==> pepper <==
// dut
module dut #(
    parameter int DATAW = 16
)(
    input  wire                 clk,
    input  wire                 rst_n,
    input  wire                 in_valid,
    output wire                 in_ready,
    input  wire signed [DATAW-1:0] in_data,
    output reg                  out_valid,
    input  wire                 out_ready,
    output reg signed [2*DATAW-1:0] out_data
);
make LEC_CHECK=0 CAP_MARGIN=5 CELL_PAD_IN_SITES_DETAIL_PLACEMENT=2 CELL_PAD_IN_SITES_GLOBAL_PLACEMENT=3 CORE_MARGIN=7 CORE_UTILIZATION=40 PLACE_DENSITY=0.6 SLEW_MARGIN=20 finish   # period 4.27 ns
run.sh (not shown) runs the stock make flow with config.mk's settings and CLKGATE_MAP_FILE=.
==> nickel (differences from pepper) <==
CAP_MARGIN = 20   (was 5)
CELL_PAD_IN_SITES_DETAIL_PLACEMENT = default   (was 2)
CELL_PAD_IN_SITES_GLOBAL_PLACEMENT = default   (was 3)
CORE_MARGIN = 2   (was 7)
CORE_UTILIZATION = 72   (was 40)
PLACE_DENSITY = 0.76   (was 0.6)
SETUP_SLACK_MARGIN = -0.44   (was default)
TNS_END_PERCENT = 5   (was default)
==> flow/constraint.sdc (replaced) <==
create_clock -name core_clock -period 5.83 [get_ports {clk}]
set_input_delay 1.1660 -clock core_clock [delete_from_list [all_inputs] [get_ports {clk}]]
set_output_delay 1.1660 -clock core_clock [all_outputs]
set_load 0.01 [all_outputs]
==> onyx (differences from pepper) <==
CAP_MARGIN = 20   (was 5)
CELL_PAD_IN_SITES_DETAIL_PLACEMENT = default   (was 2)
CELL_PAD_IN_SITES_GLOBAL_PLACEMENT = default   (was 3)
CORE_MARGIN = 2   (was 7)
==> flow/constraint.sdc (replaced) <==
create_clock -name core_clock -period 7.29 [get_ports {clk}]
set_input_delay 1.4580 -clock core_clock [delete_from_list [all_inputs] [get_ports {clk}]]
set_output_delay 1.4580 -clock core_clock [all_outputs]
set_load 0.01 [all_outputs]
==> quartz (differences from pepper) <==
CAP_MARGIN = 20   (was 5)
CELL_PAD_IN_SITES_DETAIL_PLACEMENT = default   (was 2)
CELL_PAD_IN_SITES_GLOBAL_PLACEMENT = default   (was 3)
CORE_MARGIN = 2   (was 7)
CORE_UTILIZATION = 68   (was 40)
==> flow/constraint.sdc (replaced) <==
create_clock -name core_clock -period 6.47 [get_ports {clk}]
set_input_delay 1.2940 -clock core_clock [delete_from_list [all_inputs] [get_ports {clk}]]
set_output_delay 1.2940 -clock core_clock [all_outputs]
set_load 0.01 [all_outputs]
==> qor summary <==
item	pepper	nickel	quartz	onyx
Status	stopped before the end	stopped before the end	failed layout checks	timing/DRC/antenna clean
Failing step	4_1_cts	5_1_grt	-	-
Violated checks	-	-	setup timing	-
Combinational Area	-	-	8830 sq um	8160 sq um
Slowest Stage Delay on Critical Path	-	-	0.61 ns	0.61 ns
Final design area excluding fillers	-	-	13800 sq um	12100 sq um
Clock root buffer	-	clkbuf_16	clkbuf_16	clkbuf_16
Horizontal die size	174 um	124 um	127 um	164 um
Number of maximum-capacitance constraint violations	-	-	0	0
Clock tree from TritonCTS	-	-	built	built
Max clock buf depth	-	2	2	2
Non-clock buffer area fraction after layout	-	-	18.8%	11.2%
Total number of cells along the worst setup path	-	-	20	21
Number of well-tap cells placed	-	-	184	330
Highest metal layer with signal wires	-	-	met5	met4
Via total after detailed routing	-	-	10200	7639
Placement-stage worst setup slack	-2.80 ns	-1.33 ns	-0.759 ns	-0.146 ns
Min-Delay Path Depth	-	-	2	2
Number of hold violations in the final report	-	-	0	0

========
==> inputs of job 8780 <==
dut again, from the RTL that the note above started with.
clock: 3.47 ns
lec_check: 0
cap_margin: 20
core_margin: 2
core_utilization: 72
cts_cluster_diameter: 80
cts_cluster_size: 42
setup_slack_margin: 0.84
slew_margin: 20
==> job 6444: changes against job 8780 <==
--- a/flow/config.mk
+++ b/flow/config.mk
@@ -8,7 +8,10 @@
 export CAP_MARGIN = 20
+export CELL_PAD_IN_SITES_GLOBAL_PLACEMENT = 3
 export CORE_MARGIN = 2
-export CORE_UTILIZATION = 72
-export CTS_CLUSTER_DIAMETER = 80
-export CTS_CLUSTER_SIZE = 42
-export SETUP_SLACK_MARGIN = 0.84
+export CORE_UTILIZATION = 40
+export CTS_CLUSTER_DIAMETER = 395
+export CTS_CLUSTER_SIZE = 100
+export PLACE_DENSITY = 0.57
+export SETUP_SLACK_MARGIN = -0.66
 export SLEW_MARGIN = 20
+export TNS_END_PERCENT = 5
==> flow/constraint.sdc (replaced) <==
create_clock -name core_clock -period 7.5 [get_ports {clk}]
set_input_delay 1.5000 -clock core_clock [delete_from_list [all_inputs] [get_ports {clk}]]
set_output_delay 1.5000 -clock core_clock [all_outputs]
set_load 0.01 [all_outputs]
==> job 5596: changes against job 8780 <==
--- a/flow/config.mk
+++ b/flow/config.mk
@@ -10,5 +10,5 @@
 export CORE_UTILIZATION = 72
-export CTS_CLUSTER_DIAMETER = 80
-export CTS_CLUSTER_SIZE = 42
-export SETUP_SLACK_MARGIN = 0.84
+export CTS_CLUSTER_DIAMETER = 85
+export CTS_CLUSTER_SIZE = 24
+export PLACE_DENSITY_LB_ADDON = 0.27
 export SLEW_MARGIN = 20
==> flow/constraint.sdc (replaced) <==
create_clock -name core_clock -period 6.86 [get_ports {clk}]
set_input_delay 1.3720 -clock core_clock [delete_from_list [all_inputs] [get_ports {clk}]]
set_output_delay 1.3720 -clock core_clock [all_outputs]
set_load 0.01 [all_outputs]
==> job 2565: changes against job 8780 <==
--- a/flow/config.mk
+++ b/flow/config.mk
@@ -9,6 +9,4 @@
 export CORE_MARGIN = 2
-export CORE_UTILIZATION = 72
-export CTS_CLUSTER_DIAMETER = 80
-export CTS_CLUSTER_SIZE = 42
-export SETUP_SLACK_MARGIN = 0.84
-export SLEW_MARGIN = 20
+export CORE_UTILIZATION = 56
+export PLACE_DENSITY = 0.6
+export SLEW_MARGIN = 40
==> flow/constraint.sdc (replaced) <==
create_clock -name core_clock -period 7.5 [get_ports {clk}]
set_input_delay 1.5000 -clock core_clock [delete_from_list [all_inputs] [get_ports {clk}]]
set_output_delay 1.5000 -clock core_clock [all_outputs]
set_load 0.01 [all_outputs]
==> Slide: Implementation Results <==
Physical Implementation Snapshot

Die
  – Chip area: 0.0153 sq mm
  – Initial core utilization: 0.738
  – Die Y-Extent: 124 um
  – Core area: 0.0139 sq mm
  – Row cnt: 43

Run status
  – Log Error: [ERROR GRT-0232] Routing congestion too high. Check the congestion heatmap in the GUI.
  – Fail Step: global routing (5_1_grt)
  – Status: aborted with a tool error

Placement
  – DP Worst Slack: -0.605 ns
  – Area after DPL: 0.0123 sq mm
  – Inst Count DP: 1,514
  – Final Wtd Congestion: 0.917
  – DP HPWL: 24.4 mm

Yosys
  – Synth top area share: 0.453
-- figures above: job 5596

==> Slide: Implementation Results <==
Implementation Results

Drt
  – Via count: 7,500

Clock network
  – Resize count post-CTS: 0

Placement
  – Inst Count DP: 1,591
  – Final Wtd Congestion: 0.814
  – DP HPWL: 22.0 mm
  – DP Worst Slack: -0.0802 ns
  – Area after DPL: 0.0120 sq mm

Die
  – Die Y-Extent: 164 um
  – Initial core utilization: 0.409
  – Core area: 0.0252 sq mm

Cells and area
  – FF/Latch Area: 801 sq um

Final timing
  – Measured slew at the worst slew-check pin: 0.920 ns

Run status
  – Status: timing/DRC/antenna clean
-- figures above: job 6444

==> Slide: Implementation Results <==
Implementation Results

Placement
  – Inst Count DP: 1,478
  – DP HPWL: 20.3 mm
  – Final Wtd Congestion: 0.898

Die
  – Core area: 0.0180 sq mm
  – Initial core utilization: 0.573
  – Row cnt: 49

Run status
  – Status: timing/DRC/antenna clean
-- figures above: job 2565

==> Slide: Implementation Results <==
Physical Implementation Snapshot

Run status
  – Log Error: [ERROR DPL-0038] Utilization greater than 100%, impossible to legalize
  – Fail Step: clock tree synthesis (4_1_cts)
  – Status: aborted with a tool error

Placement
  – Area after DPL: 0.0131 sq mm
  – Final Wtd Congestion: 0.980
  – DP Worst Slack: -3.32 ns
  – DP HPWL: 28.7 mm
  – Inst Count DP: 1,552

Die
  – Row cnt: 43
  – Initial core utilization: 0.738
-- figures above: job 8780


========
==> inputs of v35 <==
==> flow/design.v <==
`timescale 1ns/1ps
module dut #(
    parameter int DATAW = 16
)(
    input  wire                 clk,
    input  wire                 rst_n,
    input  wire                 in_valid,
    output wire                 in_ready,
    input  wire signed [DATAW-1:0] in_data,
    output reg                  out_valid,
    input  wire                 out_ready,
    output reg signed [2*DATAW-1:0] out_data
);
    assign in_ready = rst_n && (!out_valid || out_ready);
    always @(posedge clk or negedge rst_n) begin
        if (!rst_n) begin
            out_valid <= 1'b0;
            out_data  <= '0;
        end else begin
            if (in_valid && in_ready) begin
                out_data  <= in_data * in_data;  
                out_valid <= 1'b1;
            end else if (out_valid && out_ready) begin
                out_valid <= 1'b0;
            end
        end
    end
endmodule
==> flow/run.sh <==
#!/bin/bash
# the make line also repeats each setting of config.mk as NAME=value (left out here)
make -C /OpenROAD-flow-scripts/flow DESIGN_CONFIG=/design/flow/config.mk WORK_HOME=/design/flow/orfs CLKGATE_MAP_FILE= finish
==> flow/config.mk <==
export PLATFORM = sky130hd
export DESIGN_NAME = dut
export DESIGN_NICKNAME = dut
export VERILOG_FILES = /design/flow/design.v
export SDC_FILE = /design/flow/constraint.sdc
export NUM_CORES = 4
export LEC_CHECK = 0
export CAP_MARGIN = 20
export CELL_PAD_IN_SITES_GLOBAL_PLACEMENT = 3
export CORE_MARGIN = 7
export CORE_UTILIZATION = 40
export CTS_CLUSTER_DIAMETER = 336
export CTS_CLUSTER_SIZE = 41
export PLACE_DENSITY = 0.35
export SETUP_SLACK_MARGIN = -0.66
export SLEW_MARGIN = 20
export TNS_END_PERCENT = 20
==> flow/constraint.sdc <==
create_clock -name core_clock -period 7.5 [get_ports {clk}]
set_input_delay 1.5000 -clock core_clock [delete_from_list [all_inputs] [get_ports {clk}]]
set_output_delay 1.5000 -clock core_clock [all_outputs]
set_load 0.01 [all_outputs]
==> inputs of v7, as changes to v35 <==
CELL_PAD_IN_SITES_GLOBAL_PLACEMENT = default   (was 3)
CORE_MARGIN = 2   (was 7)
CTS_CLUSTER_DIAMETER = 379   (was 336)
CTS_CLUSTER_SIZE = 100   (was 41)
PLACE_DENSITY = default   (was 0.35)
PLACE_DENSITY_LB_ADDON = 0.3   (was default)
SETUP_SLACK_MARGIN = -0.52   (was -0.66)
SLEW_MARGIN = 0   (was 20)
==> inputs of v28, as changes to v35 <==
CELL_PAD_IN_SITES_GLOBAL_PLACEMENT = 0   (was 3)
CORE_MARGIN = 2   (was 7)
CORE_UTILIZATION = 68   (was 40)
CTS_CLUSTER_SIZE = 98   (was 41)
PLACE_DENSITY = 0.42   (was 0.35)
TNS_END_PERCENT = 15   (was 20)
==> results <==
Global-route usage, highest first: v28, v7, v35. v35 produced a clean layout. v28 passed the timing, design-rule and antenna checks. v7 produced a clean layout. Cell count: v35 is larger than v28 (about 13%). Non-clock buffer count: v28 < v7 < v35. Between v35 and v28, the lower first-iteration DRC count is in v35 (gap about 36%, measured against v28).
